Design processor, start of the top module:
module processor
(
	output reg w_en,
	output reg done,
	output reg [7:0] addr,
	output reg [31:0] data_out,
	input clk,
	input rst_n,
	input start,
	input [31:0] data_in
);
For scale: ~80 flip-flops, roughly 13000 um2 of cells after synthesis.
==> flow/config.mk <==
export PLATFORM = sky130hd
export DESIGN_NAME = processor
export DESIGN_NICKNAME = processor
export VERILOG_FILES = /design/flow/design.v
export SDC_FILE = /design/flow/constraint.sdc
export NUM_CORES = 4
export LEC_CHECK = 0
export ABC_AREA = 1
export CAP_MARGIN = 10
export CORE_MARGIN = 2
export CORE_UTILIZATION = 72
export CTS_CLUSTER_DIAMETER = 393
export CTS_CLUSTER_SIZE = 98
export PLACE_DENSITY = 0.38
export SLEW_MARGIN = 20
export TNS_END_PERCENT = 10
==> flow/constraint.sdc <==
create_clock -name core_clock -period 3.5 [get_ports {clk}]
set_input_delay 0.7000 -clock core_clock [delete_from_list [all_inputs] [get_ports {clk}]]
set_output_delay 0.7000 -clock core_clock [all_outputs]
set_load 0.01 [all_outputs]
run.sh (not shown) runs the stock make flow with config.mk's settings and CLKGATE_MAP_FILE=.
The starting point completed, yet does not pass: negative setup slack.
Next try:
ABC_AREA = unset   (was 1)
CAP_MARGIN = 15   (was 10)
CTS_CLUSTER_DIAMETER = 28   (was 393)
CTS_CLUSTER_SIZE = unset   (was 98)
PLACE_DENSITY = unset   (was 0.38)
SETUP_SLACK_MARGIN = 1.26   (was unset)
TNS_END_PERCENT = 5   (was 10)
clock period = 4.68 ns   (was 3.5 ns; I/O delays follow)
The changed run produced a layout that fails on negative setup slack; die size is lower by a little under a tenth; sequential share of layout area climbs by 2.0 points; utilization goes down by 6.3 points; synthesized area goes down by a little under a tenth.
Next try:
CAP_MARGIN = 20   (was 15)
CORE_UTILIZATION = 25   (was 72)
CTS_CLUSTER_DIAMETER = unset   (was 28)
SETUP_SLACK_MARGIN = unset   (was 1.26)
TNS_END_PERCENT = unset   (was 5)
clock period = 5.61 ns   (was 4.68 ns; I/O delays follow)
=> The new run finished with timing, DRC and antenna clean; clock skew is about the same; cell area barely changes; worst setup slack improved by 0.39 ns; utilization goes down by 56 points; synthesized cell count does not change; critical path depth goes down by 3; wire length goes up by 5.1%; non-clock buffer count goes down by 37; fmax goes down by about 10%.

========
## build 50
processor again, from the RTL that the note above started with.
export LEC_CHECK = 0
export CAP_MARGIN = 20
export CORE_MARGIN = 2
export CORE_UTILIZATION = 54
export CTS_CLUSTER_DIAMETER = 220
export CTS_CLUSTER_SIZE = 98
export GPL_ROUTABILITY_DRIVEN = 0
export GPL_TIMING_DRIVEN = 1
export PLACE_DENSITY_LB_ADDON = 0.29
export SLEW_MARGIN = 20
create_clock -name core_clock -period 7.21 [get_ports {clk}]
--- input diff build 50..build 1 ---
--- a/flow/config.mk
+++ b/flow/config.mk
@@ -9,8 +9,3 @@
 export CORE_MARGIN = 2
-export CORE_UTILIZATION = 54
-export CTS_CLUSTER_DIAMETER = 220
-export CTS_CLUSTER_SIZE = 98
-export GPL_ROUTABILITY_DRIVEN = 0
-export GPL_TIMING_DRIVEN = 1
-export PLACE_DENSITY_LB_ADDON = 0.29
+export CORE_UTILIZATION = 40
 export SLEW_MARGIN = 20
==> flow/constraint.sdc <==
create_clock -name core_clock -period 5.61 [get_ports {clk}]
set_input_delay 1.1220 -clock core_clock [delete_from_list [all_inputs] [get_ports {clk}]]
set_output_delay 1.1220 -clock core_clock [all_outputs]
set_load 0.01 [all_outputs]
- Build 1 — detailed route wirelength on metal2 about 4% higher, build 50 as reference
- Final critical delay including setup and external delays: build 1 < build 50
- Across both runs, part of the cycle the worst path needs was higher for build 1 than for build 50.
Setup changes, build 1 to build 54
--- a/flow/config.mk
+++ b/flow/config.mk
@@ -7,5 +7,7 @@
 export LEC_CHECK = 0
-export CAP_MARGIN = 20
-export CORE_MARGIN = 2
+export CAP_MARGIN = 15
+export CORE_MARGIN = 6
 export CORE_UTILIZATION = 40
+export CTS_CLUSTER_DIAMETER = 347
+export SETUP_SLACK_MARGIN = 1.73
 export SLEW_MARGIN = 20
==> flow/constraint.sdc <==
create_clock -name core_clock -period 7.0 [get_ports {clk}]
set_input_delay 1.4000 -clock core_clock [delete_from_list [all_inputs] [get_ports {clk}]]
set_output_delay 1.4000 -clock core_clock [all_outputs]
set_load 0.01 [all_outputs]
--- outcome ---
Build 54 improves on build 1 in global-route wire length before repair.
From build 1 to build 54, setup violation total in the final timing report did not move at all.
The routed length on met1 in build 54 sits about 2.2% above the value recorded for build 1.
Taking build 1 as the reference, in build 54 effective utilization at floorplan up 0.66 points; ratio of final minimum period to clock period fell by 23 points; area after synthesis ~0 delta; worst hold slack after final layout -0.0050 ns; delay of the slowest cell on the worst path has decreased.
The inputs of build 31 differ from those of build 54 as listed below.
--- a/flow/config.mk
+++ b/flow/config.mk
@@ -7,7 +7,10 @@
 export LEC_CHECK = 0
-export CAP_MARGIN = 15
-export CORE_MARGIN = 6
-export CORE_UTILIZATION = 40
-export CTS_CLUSTER_DIAMETER = 347
-export SETUP_SLACK_MARGIN = 1.73
+export CAP_MARGIN = 20
+export CORE_MARGIN = 3
+export CORE_UTILIZATION = 50
+export CTS_CLUSTER_DIAMETER = 295
+export CTS_CLUSTER_SIZE = 100
+export HOLD_SLACK_MARGIN = -0.06
+export PLACE_DENSITY_LB_ADDON = 0.3
 export SLEW_MARGIN = 20
+export TNS_END_PERCENT = 20
[summary]
- Changes observed in build 31 relative to build 54: cell area after synthesis now sits at about the same level, area overhead of the layout relative to synthesis now sits lower.
